Setup of job 101:
==> flow/design.v (excerpt) <==
module bicubic(clk, rst, act, in, out_0, out_1, out_2, out_3);
make LEC_CHECK=0 CAP_MARGIN=10 CELL_PAD_IN_SITES_DETAIL_PLACEMENT=1 CELL_PAD_IN_SITES_GLOBAL_PLACEMENT=2 CORE_ASPECT_RATIO=1.27 CORE_MARGIN=2 CORE_UTILIZATION=59 CTS_CLUSTER_SIZE=21 GPL_ROUTABILITY_DRIVEN=0 GPL_TIMING_DRIVEN=0 MAX_ROUTING_LAYER=met5 SETUP_SLACK_MARGIN=0.5 SLEW_MARGIN=20 finish   # period 10.0 ns
run.sh (not shown) runs the stock make flow with config.mk's settings and CLKGATE_MAP_FILE=.
Job 101: full flow OK, the timing, design-rule and antenna checks passed
The inputs of job 102 differ from those of job 101 as listed below.
# job 101
export LEC_CHECK = 0
export CAP_MARGIN = 10
export CELL_PAD_IN_SITES_DETAIL_PLACEMENT = 1
export CELL_PAD_IN_SITES_GLOBAL_PLACEMENT = 2
export CORE_ASPECT_RATIO = 1.27
export CORE_MARGIN = 2
export CORE_UTILIZATION = 59
export CTS_CLUSTER_SIZE = 21
export GPL_ROUTABILITY_DRIVEN = 0
export GPL_TIMING_DRIVEN = 0
export MAX_ROUTING_LAYER = met5
export SETUP_SLACK_MARGIN = 0.5
export SLEW_MARGIN = 20
create_clock -name core_clock -period 10.0 [get_ports {clk}]
# job 102
export LEC_CHECK = 0
export CAP_MARGIN = 10
export CORE_MARGIN = 2
export CORE_UTILIZATION = 59
export GPL_ROUTABILITY_DRIVEN = 0
export SLEW_MARGIN = 20
create_clock -name core_clock -period 10.0 [get_ports {clk}]
==> comparison <==
Job 102 vs job 101, relative max-transition margin went up by 3.9 points.
Post-layout worst setup margin on job 102 is ahead of job 101.
Between job 101 and job 102, the wire length is higher for job 101.
Modified inputs, job 103 compared to job 102
# job 102
export LEC_CHECK = 0
export CAP_MARGIN = 10
export CORE_MARGIN = 2
export CORE_UTILIZATION = 59
export GPL_ROUTABILITY_DRIVEN = 0
export SLEW_MARGIN = 20
create_clock -name core_clock -period 10.0 [get_ports {clk}]
# job 103
export LEC_CHECK = 0
export CAP_MARGIN = 5
export CORE_MARGIN = 2
export CORE_UTILIZATION = 72
export CTS_CLUSTER_SIZE = 14
export SLEW_MARGIN = 20
create_clock -name core_clock -period 5.01 [get_ports {clk}]
## What came out
- Job 102 did not stop at any stage, and its layout met the timing, design-rule and antenna checks.
- In job 103 the implementation ran to completion but is not tape-out ready, as the final checks report negative setup slack.
- Against job 102, number of tap cells inserted in job 103 fell by more than 10%.
- Looking at global-route track usage on met3, job 103 sits above job 102.
- Clock buffer count from CTS, job 103 and job 102, higher one = job 102.
- Relative to job 102, multi-input combinational area share decreased by 1.7 points in job 103.
- Going from job 102 to job 103, final area grew by more than 10%.
#### Input delta (job 104 over job 103)
# job 103
export LEC_CHECK = 0
export CAP_MARGIN = 5
export CORE_MARGIN = 2
export CORE_UTILIZATION = 72
export CTS_CLUSTER_SIZE = 14
export SLEW_MARGIN = 20
create_clock -name core_clock -period 5.01 [get_ports {clk}]
# job 104
export LEC_CHECK = 0
export ABC_AREA = 1
export CAP_MARGIN = 20
export CORE_MARGIN = 2
export CORE_UTILIZATION = 72
export PLACE_DENSITY = 0.38
export SLEW_MARGIN = 20
export TNS_END_PERCENT = 5
create_clock -name core_clock -period 4.37 [get_ports {clk}]
## What came out
As the logs show, job 104 stopped at global routing (5_1_grt) after a tool error, so it never reached the end of the flow.
| cell area after technology mapping | job 104 vs job 103 | 2100 µm² higher |
In the flow results for job 104 and job 103, the synthesized area per cell is smaller on job 104.
Compared with job 103, in job 104 post-place setup slack increased by 0.0084 ns relative to the old numbers, synthesized-area fraction occupied by adder cells decreased by 0.95 points relative to the old numbers, area share of xor/xnor cells in the synthesized design closely matched the old numbers, core utilization before placement decreased by 0.73 points relative to the old numbers, number of setup buffers added after CTS decreased by 32 relative to the old numbers.
Diff job 104..job 103 | count of hold-fix buffers inserted at cts | unchanged
The area of the synthesized netlist per yosys stat number comes out lower for job 103 vs job 104.
Compared with job 103, job 104 shows core area that has gone up by a few percent.
diff inputs: job 104 => job 105
# job 104
export LEC_CHECK = 0
export ABC_AREA = 1
export CAP_MARGIN = 20
export CORE_MARGIN = 2
export CORE_UTILIZATION = 72
export PLACE_DENSITY = 0.38
export SLEW_MARGIN = 20
export TNS_END_PERCENT = 5
create_clock -name core_clock -period 4.37 [get_ports {clk}]
# job 105
export LEC_CHECK = 0
export ABC_AREA = 1
export CAP_MARGIN = 20
export CORE_MARGIN = 2
export CORE_UTILIZATION = 72
export CTS_CLUSTER_DIAMETER = 395
export SLEW_MARGIN = 20
create_clock -name core_clock -period 2.58 [get_ports {clk}]
[summary]
- Of job 104 and job 105, none finishes clean.
- Status(job 104) = ERROR, stage = global routing (5_1_grt)
- As the logs show, job 105 stopped at clock tree synthesis (4_1_cts) after a tool error, so it never reached the end of the flow.
- Final weighted congestion of routability-driven global placement ends up lower on job 104.
- Worst-case setup slack after placement: job 105 < job 104
- Synthesized net count: job 105 vs job 104 identical
- Post-DP HPWL delta (job 105 − job 104): unfavourable


bicubic again, from the RTL that the note above started with.
clock: 8.31 ns
lec_check: 0
abc_area: 1
cap_margin: 20
cell_pad_in_sites_detail_placement: 2
cell_pad_in_sites_global_placement: 1
core_aspect_ratio: 0.96
core_margin: 4
core_utilization: 43
cts_cluster_diameter: 175
cts_cluster_size: 19
gpl_routability_driven: 0
gpl_timing_driven: 1
hold_slack_margin: 0.07
max_routing_layer: met4
min_routing_layer: met2
place_density: 0.45
slew_margin: 35
Edit:
- ABC_AREA: 1 -> default
- CORE_ASPECT_RATIO: 0.96 -> default
- CORE_MARGIN: 4 -> 2
- GPL_TIMING_DRIVEN: 1 -> 0
- MAX_ROUTING_LAYER: met4 -> default
- MIN_ROUTING_LAYER: met2 -> default
- PLACE_DENSITY: 0.45 -> default
- SLEW_MARGIN: 35 -> 20
The changed run finished clean.
Critical path depth climbs by 3.
Register-to-register slack is worse by 1100 ps.
Count of clock-buffer cells in the layout climbs by 1.
First-iteration DRC count drops by 72%.
Synthesized area drops by 4.1%.
Edit:
- CAP_MARGIN: 20 -> 10
- CELL_PAD_IN_SITES_DETAIL_PLACEMENT: 2 -> default
- CELL_PAD_IN_SITES_GLOBAL_PLACEMENT: 1 -> default
- CORE_UTILIZATION: 43 -> 72
- CTS_CLUSTER_DIAMETER: 175 -> default
- CTS_CLUSTER_SIZE: 19 -> default
- GPL_ROUTABILITY_DRIVEN: 0 -> default
- GPL_TIMING_DRIVEN: 0 -> default
- HOLD_SLACK_MARGIN: 0.07 -> default
- clock period: 8.31 -> 5.31 ns (I/O delays scaled with it)
Outcome: The new run finished but fails on negative setup slack; wire length shrinks by about 15%; worst hold slack improved by 8.5 ps; critical path depth stays the same; cell area grows by 9.5%; die area shrinks by about 40%; setup slack is worse by 720 ps; global-route usage went up by 11 points; non-clock buffer count went up by 415; synthesized cell count does not change; clock skew fell by 22 ps.
Edit:
- CAP_MARGIN: 10 -> 20
- CORE_UTILIZATION: 72 -> 40
- clock period: 5.31 -> 10.0 ns (I/O delays scaled with it)
The changed run completed with no timing, DRC or antenna violations.
Via count decreases by roughly a tenth.
Worst setup slack gains 3100 ps.
Register-to-register slack improved by 3200 ps.
Utilization decreases by 43 points.
Routed wire length goes down by roughly a tenth.


== JK ==
Starting RTL as in the previous note.
// bicubic
module bicubic(clk, rst, act, in, out_0, out_1, out_2, out_3);
	input clk,rst,act;
	input [7:0] in;
  wire oooooooooooooooo;
	wire [7:0] in_0,in_1,in_2,in_3;   
	output [7:0] out_0, out_1, out_2, out_3;
	wire [1:0] ooooooooooo;
	wire[14:0] x_weight_sum_0;
	wire[14:0] x_weight_sum_1;
	wire[14:0] x_weight_sum_2;
	wire[14:0] x_weight_sum_3;
	wire[7:0] y_weight_sum_0;	
	wire[7:0] y_weight_sum_1;
	wire[7:0] y_weight_sum_2;
	wire[7:0] y_weight_sum_3;
	 input_array A(.clk(clk), .rst(rst), .act(act), .in(in),
					.out_0(in_3), .out_1(in_2), .out_2(in_1), .out_3(in_0));
	reg[14:0] array0_0 [3:0];
	reg[14:0] array0_1 [3:0];
	reg[14:0] array1_0 [3:0];
	reg[14:0] array1_1 [3:0];
	reg[14:0] array2_0 [3:0];
	reg[14:0] array2_1 [3:0];
	reg[14:0] array3_0 [3:0];
	reg[14:0] array3_1 [3:0];
	reg[1:0] mux_sel;
	reg switch;
	wire[14:0] dm0_0_0, dm0_1_0, dm0_2_0, dm0_3_0, 				
					  dm0_0_1, dm0_1_1, dm0_2_1, dm0_3_1,
 					 dm1_0_0, dm1_1_0, dm1_2_0, dm1_3_0, 
					 dm1_0_1, dm1_1_1, dm1_2_1, dm1_3_1,
 					 dm2_0_0, dm2_1_0, dm2_2_0, dm2_3_0, 
					 dm2_0_1, dm2_1_1, dm2_2_1, dm2_3_1,
 					 dm3_0_0, dm3_1_0, dm3_2_0, dm3_3_0, 
					 dm3_0_1, dm3_1_1, dm3_2_1, dm3_3_1;
  wire[14:0]  array0_0_0, array0_1_0, array0_2_0, array0_3_0, 					
					  array0_0_1, array0_1_1, array0_2_1, array0_3_1,
 					 array1_0_0, array1_1_0, array1_2_0, array1_3_0, 
					 array1_0_1, array1_1_1, array1_2_1, array1_3_1,
 					 array2_0_0, array2_1_0, array2_2_0, array2_3_0, 
					 array2_0_1, array2_1_1, array2_2_1, array2_3_1,
 					 array3_0_0, array3_1_0, array3_2_0, array3_3_0, 
					 array3_0_1, array3_1_1, array3_2_1, array3_3_1;
	wire[14:0]  y_in0_0,y_in0_1,y_in0_2,y_in0_3,				
					  y_in1_0,y_in1_1,y_in1_2,y_in1_3,
					  y_in2_0,y_in2_1,y_in2_2,y_in2_3,
					  y_in3_0,y_in3_1,y_in3_2,y_in3_3;
	assign array0_0_0= array0_0[0];		
	assign array0_1_0= array0_0[1];		
	assign array0_2_0= array0_0[2];		
	assign array0_3_0= array0_0[3];		
	assign array1_0_0= array1_0[0];		
	assign array1_1_0= array1_0[1];		
	assign array1_2_0= array1_0[2];		
	assign array1_3_0= array1_0[3];		
	assign array2_0_0= array2_0[0];		
  ...
make LEC_CHECK=0 ABC_AREA=1 CAP_MARGIN=10 CORE_MARGIN=2 CORE_UTILIZATION=72 CTS_CLUSTER_DIAMETER=223 CTS_CLUSTER_SIZE=74 HOLD_SLACK_MARGIN=0.3 SETUP_SLACK_MARGIN=-0.31 SLEW_MARGIN=20 finish   # period 4.26 ns
global routing (5_1_grt): JK exited with error
The inputs of MS differ from those of JK as listed below.
- a change of SETUP_SLACK_MARGIN from -0.31 to 1.49
- a deleted CTS_CLUSTER_DIAMETER that had been 223
- a deleted HOLD_SLACK_MARGIN that had been 0.3
- an added PLACE_DENSITY_LB_ADDON of 0.04
- a change of the clock period (ns, I/O delays scaled along) from 4.26 to 5.18
Findings:
- Estimated wirelength of the detail-placed design | MS below JK
- Tool error GRT-0232 stopped MS during global routing (5_1_grt); no final results.
- Compared with JK, MS shows a setup slack after placement that is 1.01 ns higher.
- Summary of MS over JK: die width flat, share of async-settable or async-resettable flops after synthesis flat, cell area after placement down 7.3%, area fraction in mux cells flat.
Here is what was changed in the inputs of AL compared with MS.
- a deleted SETUP_SLACK_MARGIN that had been 1.49
- a change of CORE_UTILIZATION from 72 to 40
- a deleted ABC_AREA that had been 1
- a deleted CTS_CLUSTER_SIZE that had been 74
- a deleted PLACE_DENSITY_LB_ADDON that had been 0.04
- a change of CAP_MARGIN from 10 to 20
- a change of the clock period (ns, I/O delays scaled along) from 5.18 to 5.4
### Flow results
Although it ran to completion, AL produced a layout that fails the final checks because of negative setup slack. MS: it failed with a tool error in global routing (5_1_grt), so there are no final results. Diff MS -> AL: count of instantiated cells in the yosys netlist has decreased, number of rows in the core area +31, netlist area before placement lost 0.0021 mm2, synthesized cell count has decreased, mux contribution to synthesized area now larger. Total die size on AL is behind MS. Synthesized chip area reported by yosys, AL and MS: smaller value in AL. The x dimension of the die of AL is higher than that of MS. Of AL and MS, AL shows the higher average cell area after synthesis, with MS below it.
